// fp2_sub_add_correction
module fp2_sub_add_correction
#(
  parameter RADIX = 32,
  parameter DIGITS = 14,
  parameter DIGITS_LOG = ( 
  (DIGITS <= 2) ? 1 : 
  (DIGITS <= 4) ? 2 : 
  (DIGITS <= 8) ? 3 : 
  (DIGITS <= 16) ? 4 : 
  (DIGITS <= 32) ? 5 : 
  (DIGITS <= 64) ? 6 : 
  (DIGITS <= 128) ? 7 : 
  (DIGITS <= 256) ? 8 : 
  (DIGITS <= 512) ? 9 : 
  (DIGITS <= 1024) ? 10 : 
  (DIGITS <= 2048) ? 11 : 
  (DIGITS <= 4096) ? 12 : 
  (DIGITS <= 8192) ? 13 : 
  (DIGITS <= 16384) ? 14 : 
  (DIGITS <= 32768) ? 15 : 
  (DIGITS <= 65536) ? 16 : 
  (DIGITS <= 131072) ? 17 : 
  (DIGITS <= 262144) ? 18 : 
  (DIGITS <= 524288) ? 19 : 
  (DIGITS <= 1048576) ? 20 : 
  (DIGITS <= 2097152) ? 21 : 
  (DIGITS <= 4194304) ? 22 : 
  (DIGITS <= 8388608) ? 23 : 
  (DIGITS <= 16777216) ? 24 : 
  (DIGITS <= 33554432) ? 25 : 
  (DIGITS <= 67108864) ? 26 : 
  (DIGITS <= 134217728) ? 27 : 
  (DIGITS <= 268435456) ? 28 : 
  (DIGITS <= 536870912) ? 29 : 
  (DIGITS <= 1073741824) ? 30 : 
  -1), 
  parameter FILE_CONST_PX2 = "px2.mem",
  parameter FILE_CONST_PX4 = "px4.mem"
)
(
  input wire start,
  input wire rst,
  input wire clk,
  input wire [2:0] cmd,  
  input wire extension_field_op,  
  output wire mem_a_0_rd_en,
  output wire [DIGITS_LOG-1:0] mem_a_0_rd_addr,
  input  wire [RADIX-1:0] mem_a_0_dout,
  output wire mem_a_1_rd_en,
  output wire [DIGITS_LOG-1:0] mem_a_1_rd_addr,
  input  wire [RADIX-1:0] mem_a_1_dout,
  output wire mem_b_0_rd_en,
  output wire [DIGITS_LOG-1:0] mem_b_0_rd_addr,
  input  wire [RADIX-1:0] mem_b_0_dout,
  output wire mem_b_1_rd_en,
  output wire [DIGITS_LOG-1:0] mem_b_1_rd_addr,
  input  wire [RADIX-1:0] mem_b_1_dout,
  output wire px2_mem_rd_en,
  output wire [DIGITS_LOG-1:0] px2_mem_rd_addr,
  input  wire [RADIX-1:0] px2_mem_dout,
  output wire px4_mem_rd_en,
  ...
Size: roughly 8300 cells after synthesis, ~310 I/O pins.
make LEC_CHECK=0 ABC_AREA=1 CAP_MARGIN=25 CELL_PAD_IN_SITES_DETAIL_PLACEMENT=1 CELL_PAD_IN_SITES_GLOBAL_PLACEMENT=3 CORE_MARGIN=2 CORE_UTILIZATION=41 CTS_CLUSTER_SIZE=22 GPL_ROUTABILITY_DRIVEN=1 GPL_TIMING_DRIVEN=0 HOLD_SLACK_MARGIN=0.15 MIN_ROUTING_LAYER=met2 PLACE_DENSITY=0.85 SLEW_MARGIN=20 finish   # period 4.64 ns
run.sh (not shown) runs the stock make flow with config.mk's settings and CLKGATE_MAP_FILE=.
The first run finished but fails on negative setup slack.
Edit:
==> flow/config.mk (replaced) <==
export PLATFORM = sky130hd
export DESIGN_NAME = fp2_sub_add_correction
export DESIGN_NICKNAME = fp2_sub_add_correction
export VERILOG_FILES = /design/flow/design.v
export SDC_FILE = /design/flow/constraint.sdc
export NUM_CORES = 4
export LEC_CHECK = 0
export CAP_MARGIN = 20
export CORE_MARGIN = 2
export CORE_UTILIZATION = 70
export SETUP_SLACK_MARGIN = 0.44
export SLEW_MARGIN = 20
==> flow/constraint.sdc (replaced) <==
create_clock -name core_clock -period 2.68 [get_ports {clk}]
set_input_delay 0.5360 -clock core_clock [delete_from_list [all_inputs] [get_ports {clk}]]
set_output_delay 0.5360 -clock core_clock [all_outputs]
set_load 0.01 [all_outputs]
This time the run failed in global routing (5_1_grt) on GRT-0232.
Synthesized area came out lower by 2.0%.
Die size came out lower by about 40%.
Synthesized cell count came out lower by 33%.
Edit:
--- a/flow/config.mk
+++ b/flow/config.mk
@@ -10,3 +10,5 @@
 export CORE_UTILIZATION = 70
-export SETUP_SLACK_MARGIN = 0.44
+export CTS_CLUSTER_SIZE = 13
+export HOLD_SLACK_MARGIN = 0.27
+export SETUP_SLACK_MARGIN = 0.69
 export SLEW_MARGIN = 20
==> flow/constraint.sdc (replaced) <==
create_clock -name core_clock -period 2.85 [get_ports {clk}]
set_input_delay 0.5700 -clock core_clock [delete_from_list [all_inputs] [get_ports {clk}]]
set_output_delay 0.5700 -clock core_clock [all_outputs]
set_load 0.01 [all_outputs]
Result: This time the run aborted during clock tree synthesis (4_1_cts). Die size stays the same. Synthesized cell count is unchanged. Synthesized area is unchanged.
Edit:
--- a/flow/config.mk
+++ b/flow/config.mk
@@ -9,6 +9,5 @@
 export CORE_MARGIN = 2
-export CORE_UTILIZATION = 70
-export CTS_CLUSTER_SIZE = 13
-export HOLD_SLACK_MARGIN = 0.27
-export SETUP_SLACK_MARGIN = 0.69
+export CORE_UTILIZATION = 72
+export CTS_CLUSTER_SIZE = 14
+export SETUP_SLACK_MARGIN = 0.75
 export SLEW_MARGIN = 20
==> flow/constraint.sdc (replaced) <==
create_clock -name core_clock -period 3.08 [get_ports {clk}]
set_input_delay 0.6160 -clock core_clock [delete_from_list [all_inputs] [get_ports {clk}]]
set_output_delay 0.6160 -clock core_clock [all_outputs]
set_load 0.01 [all_outputs]
With this change the flow did not get past global routing (5_1_grt) with GRT-0232.
Area after synthesis stays the same.
Die area drops by 2.7%.
Synthesized cell count does not change.
Edit:
--- a/flow/config.mk
+++ b/flow/config.mk
@@ -9,5 +9,4 @@
 export CORE_MARGIN = 2
-export CORE_UTILIZATION = 72
-export CTS_CLUSTER_SIZE = 14
-export SETUP_SLACK_MARGIN = 0.75
+export CORE_UTILIZATION = 40
+export PLACE_DENSITY = 0.6
 export SLEW_MARGIN = 20
==> flow/constraint.sdc (replaced) <==
create_clock -name core_clock -period 3.95 [get_ports {clk}]
set_input_delay 0.7900 -clock core_clock [delete_from_list [all_inputs] [get_ports {clk}]]
set_output_delay 0.7900 -clock core_clock [all_outputs]
set_load 0.01 [all_outputs]
After rerunning: Now the flow completed, yet does not pass: negative setup slack. Die area climbs by 79%. Synthesized cell count does not change. Synthesized area does not change.
Edit:
--- a/flow/config.mk
+++ b/flow/config.mk
@@ -8,5 +8,6 @@
 export CAP_MARGIN = 20
-export CORE_MARGIN = 2
+export CORE_MARGIN = 10
 export CORE_UTILIZATION = 40
-export PLACE_DENSITY = 0.6
+export PLACE_DENSITY_LB_ADDON = 0.02
+export SETUP_SLACK_MARGIN = 1.47
 export SLEW_MARGIN = 20
==> flow/constraint.sdc (replaced) <==
create_clock -name core_clock -period 5.0 [get_ports {clk}]
set_input_delay 1.0000 -clock core_clock [delete_from_list [all_inputs] [get_ports {clk}]]
set_output_delay 1.0000 -clock core_clock [all_outputs]
set_load 0.01 [all_outputs]
- The new run finished clean
- register-to-register slack improved by 1.2 ns
- cell count hardly moves
- area after synthesis does not change
- first-iteration DRC count goes down by roughly a tenth
- setup slack improved by 1.1 ns
- utilization goes up by 1.0 points
- clock skew goes up by 0.032 ns
- count of clock-buffer cells in the layout goes up by 13
- flip-flop count does not change
- worst hold slack improved by 0.0073 ns
